==> inputs of job 101 <==
// mult_unsigned
module mult_unsigned #(
		parameter WIDTHA = 16,
		parameter WIDTHB = 24,
		parameter PIPELINE_DEPTH = 4
)
(
	input clk,rst,
	input [WIDTHA -1 :0] A,
	input [WIDTHB -1 :0] B,
	output [WIDTHA + WIDTHB - 1:0] result
);
Settings: LEC_CHECK=0, CAP_MARGIN=20, CORE_MARGIN=2, CORE_UTILIZATION=64, SLEW_MARGIN=20; clock period 4.33 ns.
run.sh (not shown) runs the stock make flow with config.mk's settings and CLKGATE_MAP_FILE=.
==> inputs of job 4325, as changes to job 101 <==
--- a/flow/config.mk
+++ b/flow/config.mk
@@ -5,7 +5,9 @@
 export SDC_FILE = /design/flow/constraint.sdc
 export NUM_CORES = 4
 export LEC_CHECK = 0
+export ABC_AREA = 1
 export CAP_MARGIN = 20
 export CORE_MARGIN = 2
-export CORE_UTILIZATION = 64
+export CORE_UTILIZATION = 72
 export SLEW_MARGIN = 20
+export TNS_END_PERCENT = 100
==> flow/constraint.sdc (replaced) <==
create_clock -name core_clock -period 5.59 [get_ports {clk}]
set_input_delay 1.1180 -clock core_clock [delete_from_list [all_inputs] [get_ports {clk}]]
set_output_delay 1.1180 -clock core_clock [all_outputs]
set_load 0.01 [all_outputs]
==> comparison <==
Against job 4325, the design area of job 101 is higher by about 5%.
Count of clock-buffer cells in the layout: job 4325 is lower than job 101 (1).
Job 4325 produced a clean layout. Job 101 finished but fails on negative setup slack.
In job 4325 the cell count is higher than in job 101, by about 11%.
Against job 101, the sequential share of layout area of job 4325 is higher by 1.1 points.

* * *

==> build 10 <==
==> flow/design.v <==
module mult_unsigned #(
		parameter WIDTHA = 16,
		parameter WIDTHB = 24,
		parameter PIPELINE_DEPTH = 4
)
(
	input clk,rst,
	input [WIDTHA -1 :0] A,
	input [WIDTHB -1 :0] B,
	output [WIDTHA + WIDTHB - 1:0] result
);
reg [WIDTHA -1 :0] rA;
reg [WIDTHB -1 :0] rB;
reg [WIDTHA + WIDTHB - 1:0] M [PIPELINE_DEPTH-1:0];
integer i;
always @(posedge clk or posedge rst)
begin
	if (rst) begin
		rA <= 0;
		rB <= 0;
		for (i=0; i<PIPELINE_DEPTH; i=i+1)
		  M[i] <=0;
		end
	else
	begin
		rA <= A;
		rB <= B;
		M[0] <= rA * rB;
		for (i=0; i<PIPELINE_DEPTH-1; i=i+1)
			M[i+1] <= M[i];
	end
end
assign result = M[PIPELINE_DEPTH-1];
endmodule
==> flow/run.sh <==
#!/bin/bash
# the make line also repeats each setting of config.mk as NAME=value (left out here)
make -C /OpenROAD-flow-scripts/flow DESIGN_CONFIG=/design/flow/config.mk WORK_HOME=/design/flow/orfs CLKGATE_MAP_FILE= finish
==> flow/config.mk <==
export PLATFORM = sky130hd
export DESIGN_NAME = mult_unsigned
export DESIGN_NICKNAME = mult_unsigned
export VERILOG_FILES = /design/flow/design.v
export SDC_FILE = /design/flow/constraint.sdc
export NUM_CORES = 4
export LEC_CHECK = 0
export CAP_MARGIN = 20
export CELL_PAD_IN_SITES_GLOBAL_PLACEMENT = 0
export CORE_ASPECT_RATIO = 0.91
export CORE_MARGIN = 2
export CORE_UTILIZATION = 72
export CTS_CLUSTER_SIZE = 96
export MIN_ROUTING_LAYER = met1
export PLACE_DENSITY = 0.67
export SETUP_SLACK_MARGIN = 1.69
export SLEW_MARGIN = 10
export TNS_END_PERCENT = 50
==> flow/constraint.sdc <==
create_clock -name core_clock -period 5.95 [get_ports {clk}]
set_input_delay 1.1900 -clock core_clock [delete_from_list [all_inputs] [get_ports {clk}]]
set_output_delay 1.1900 -clock core_clock [all_outputs]
set_load 0.01 [all_outputs]
==> build 2 (differences from build 10) <==
==> flow/config.mk (replaced) <==
export PLATFORM = sky130hd
export DESIGN_NAME = mult_unsigned
export DESIGN_NICKNAME = mult_unsigned
export VERILOG_FILES = /design/flow/design.v
export SDC_FILE = /design/flow/constraint.sdc
export NUM_CORES = 4
export LEC_CHECK = 0
export ABC_AREA = 1
export CAP_MARGIN = 20
export CORE_MARGIN = 2
export CORE_UTILIZATION = 72
export PLACE_DENSITY = 0.78
export SETUP_SLACK_MARGIN = -0.46
export SLEW_MARGIN = 20
==> flow/constraint.sdc (replaced) <==
create_clock -name core_clock -period 4.73 [get_ports {clk}]
set_input_delay 0.9460 -clock core_clock [delete_from_list [all_inputs] [get_ports {clk}]]
set_output_delay 0.9460 -clock core_clock [all_outputs]
set_load 0.01 [all_outputs]
==> results.txt <==
yosys + openroad results -> outcome=stopped before the end, stopping stage=global routing (5_1_grt), Error=[ERROR GRT-0232] Routing congestion too high. Check the congestion heatmap in the GUI., Area contributors post-synth=fa_1 (33%), dfrtp_1 (27%), inv_1 (13%), nand2_1 (12%), ha_1 (7.6%), Overflow after GRT=115, HPWL after DPL=41300 um, yosys xor share=1.04%, synth cell count leaders=inv_1 (619), nand2_1 (572), fa_1 (306), Mean Syn Cell Area=8.84 um2
-- figures above: build 2

==> results.txt <==
impl run done, here's what came out: Final WS setup=-37.4 ps, synth cell count leaders=inv_1 (353), fa_1 (306), nand2_1 (232), Area contributors post-synth=fa_1 (35%), dfrtp_1 (29%), ha_1 (8.0%), inv_1 (7.6%), and2_1 (6.3%), dpl cell area=19400 um2, yosys xor share=1.80%, outcome=finished with violations, CP Depth=20, cells in synth_stat.txt=1655, Synth area leader=fa_1, Setup-failing EPs final=2, Overflow after GRT=0, layout violations=setup timing, GRT Max-Usage Layer=met2, met1 wire length=15300 um, Mean Syn Cell Area=10.6 um2
-- figures above: build 10


* * *

==> v38: inputs <==
RTL: the design.v shown in full above, as it stands there.
clock: 8.0 ns
lec_check: 0
cap_margin: 20
cell_pad_in_sites_global_placement: 0
core_aspect_ratio: 0.5
core_margin: 2
core_utilization: 26
cts_cluster_diameter: 341
cts_cluster_size: 95
hold_slack_margin: -0.07
place_density: 0.43
slew_margin: 15
tns_end_percent: 20
==> v8: changes against v38 <==
Settings changed: ABC_AREA from default to 1, CELL_PAD_IN_SITES_GLOBAL_PLACEMENT 0 to default, CORE_ASPECT_RATIO 0.5 to default, CORE_UTILIZATION 26 to 72, CTS_CLUSTER_DIAMETER 341 to default, CTS_CLUSTER_SIZE 95 to 39, HOLD_SLACK_MARGIN -0.07 to default, PLACE_DENSITY 0.43 to default, PLACE_DENSITY_LB_ADDON from default to 0.28, SLEW_MARGIN 15 to 20, TNS_END_PERCENT 20 to default.
==> flow/constraint.sdc (replaced) <==
create_clock -name core_clock -period 4.85 [get_ports {clk}]
set_input_delay 0.9700 -clock core_clock [delete_from_list [all_inputs] [get_ports {clk}]]
set_output_delay 0.9700 -clock core_clock [all_outputs]
set_load 0.01 [all_outputs]
==> v6: changes against v38 <==
Settings changed: CELL_PAD_IN_SITES_GLOBAL_PLACEMENT 0 to default, CORE_ASPECT_RATIO 0.5 to default, CORE_UTILIZATION 26 to 40, CTS_CLUSTER_DIAMETER 341 to default, CTS_CLUSTER_SIZE 95 to default, HOLD_SLACK_MARGIN -0.07 to default, PLACE_DENSITY 0.43 to default, SLEW_MARGIN 15 to 20, TNS_END_PERCENT 20 to default.
==> results <==
item	v38	v6	v8
Result of the run	complete, no violations	complete, no violations	did not finish
Failing step	-	-	global routing
Wire per inst	15.5 um	16.2 um	-
Crit path required time	8.39 ns	8.34 ns	-
Sequential cell count of the final layout	200	200	-
Floorplan row count	67	76	58
Number of cell instances after yosys synthesis	1655	1655	2087
Final number of max-transition violations	0	0	-
Critical path type	flip-flop to flip-flop	flip-flop to flip-flop	-
DRC violation count after routing	0	0	-
Logic share of the area	55.2%	56.2%	-
Placeable Area	66900 sq um	43200 sq um	25200 sq um
Number of setup violations in the final report	0	0	-
Slew @ Worst Pin	1.05 ns	0.914 ns	-
Post-route non-filler standard cell count	2606	2289	-
Clk_buf instances	20	19	-

* * *

==> build 31: inputs <==
// mult_unsigned: RTL as listed in full above, without the edits since
==> flow/config.mk <==
export PLATFORM = sky130hd
export DESIGN_NAME = mult_unsigned
export DESIGN_NICKNAME = mult_unsigned
export VERILOG_FILES = /design/flow/design.v
export SDC_FILE = /design/flow/constraint.sdc
export NUM_CORES = 4
export LEC_CHECK = 0
export CAP_MARGIN = 20
export CELL_PAD_IN_SITES_GLOBAL_PLACEMENT = 1
export CORE_MARGIN = 2
export CORE_UTILIZATION = 40
export CTS_CLUSTER_DIAMETER = 341
export CTS_CLUSTER_SIZE = 99
export HOLD_SLACK_MARGIN = -0.07
export PLACE_DENSITY = 0.89
export SLEW_MARGIN = 20
export TNS_END_PERCENT = 20
==> flow/constraint.sdc <==
create_clock -name core_clock -period 8.0 [get_ports {clk}]
set_input_delay 1.6000 -clock core_clock [delete_from_list [all_inputs] [get_ports {clk}]]
set_output_delay 1.6000 -clock core_clock [all_outputs]
set_load 0.01 [all_outputs]
==> build 66 (differences from build 31) <==
Settings changed: CELL_PAD_IN_SITES_GLOBAL_PLACEMENT 1 to unset, CORE_UTILIZATION 40 to 64, CTS_CLUSTER_DIAMETER 341 to unset, CTS_CLUSTER_SIZE 99 to unset, HOLD_SLACK_MARGIN -0.07 to unset, PLACE_DENSITY 0.89 to unset, TNS_END_PERCENT 20 to unset.
==> flow/constraint.sdc (replaced) <==
create_clock -name core_clock -period 5.33 [get_ports {clk}]
set_input_delay 1.0660 -clock core_clock [delete_from_list [all_inputs] [get_ports {clk}]]
set_output_delay 1.0660 -clock core_clock [all_outputs]
set_load 0.01 [all_outputs]
==> build 55 (differences from build 31) <==
Settings changed: CAP_MARGIN 20 to 35, CELL_PAD_IN_SITES_GLOBAL_PLACEMENT 1 to unset, CORE_UTILIZATION 40 to 58, CTS_CLUSTER_DIAMETER 341 to unset, CTS_CLUSTER_SIZE 99 to 93, HOLD_SLACK_MARGIN -0.07 to 0.11, PLACE_DENSITY 0.89 to unset, TNS_END_PERCENT 20 to 35.
==> flow/constraint.sdc (replaced) <==
create_clock -name core_clock -period 7.07 [get_ports {clk}]
set_input_delay 1.4140 -clock core_clock [delete_from_list [all_inputs] [get_ports {clk}]]
set_output_delay 1.4140 -clock core_clock [all_outputs]
set_load 0.01 [all_outputs]
==> trial 32 (differences from build 31) <==
Settings changed: ABC_AREA set to 1, CELL_PAD_IN_SITES_GLOBAL_PLACEMENT 1 to unset, CORE_UTILIZATION 40 to 72, CTS_CLUSTER_DIAMETER 341 to unset, CTS_CLUSTER_SIZE 99 to 74, HOLD_SLACK_MARGIN -0.07 to unset, PLACE_DENSITY 0.89 to 0.36, TNS_END_PERCENT 20 to unset.
==> flow/constraint.sdc (replaced) <==
create_clock -name core_clock -period 5.44 [get_ports {clk}]
set_input_delay 1.0880 -clock core_clock [delete_from_list [all_inputs] [get_ports {clk}]]
set_output_delay 1.0880 -clock core_clock [all_outputs]
set_load 0.01 [all_outputs]
==> results <==
quantity                                                             build 55                 build 31                    trial 32                    build 66
Nonclk buf count                                                           98                       83                         242                         288
Count of endpoints failing setup in the final report                        0                        0                          22                          23
Status                                                complete, no violations  complete, no violations  complete, but fails checks  complete, but fails checks
Reasons for failing layout checks                                           -                        -                setup timing                setup timing
Setup bufs post-CTS                                                         0                        0                           9                          29
Met1 capacity usage during global routing                               32.3%                    20.6%                       43.8%                       34.6%
Placed Cells                                                             2076                     2257                        2532                        2179
Uppermost metal layer occupied by signal nets                            met4                     met4                        met5                        met4
Max-area cell share                                                     34.9%                    34.9%                       33.2%                       34.9%
Largest incremental delay on the critical path                        0.95 ns                  0.94 ns                     0.66 ns                     0.53 ns
Worst path most repeated cell                                            fa_1                     fa_1                           -                        fa_1
Reg2reg path depth                                                         21                       16                          23                          23
Post-synthesis chip area from yosys                               17500 sq um              17500 sq um                 18400 sq um                 17500 sq um
Total core area                                                   29700 sq um              43200 sq um                 25200 sq um                 27000 sq um
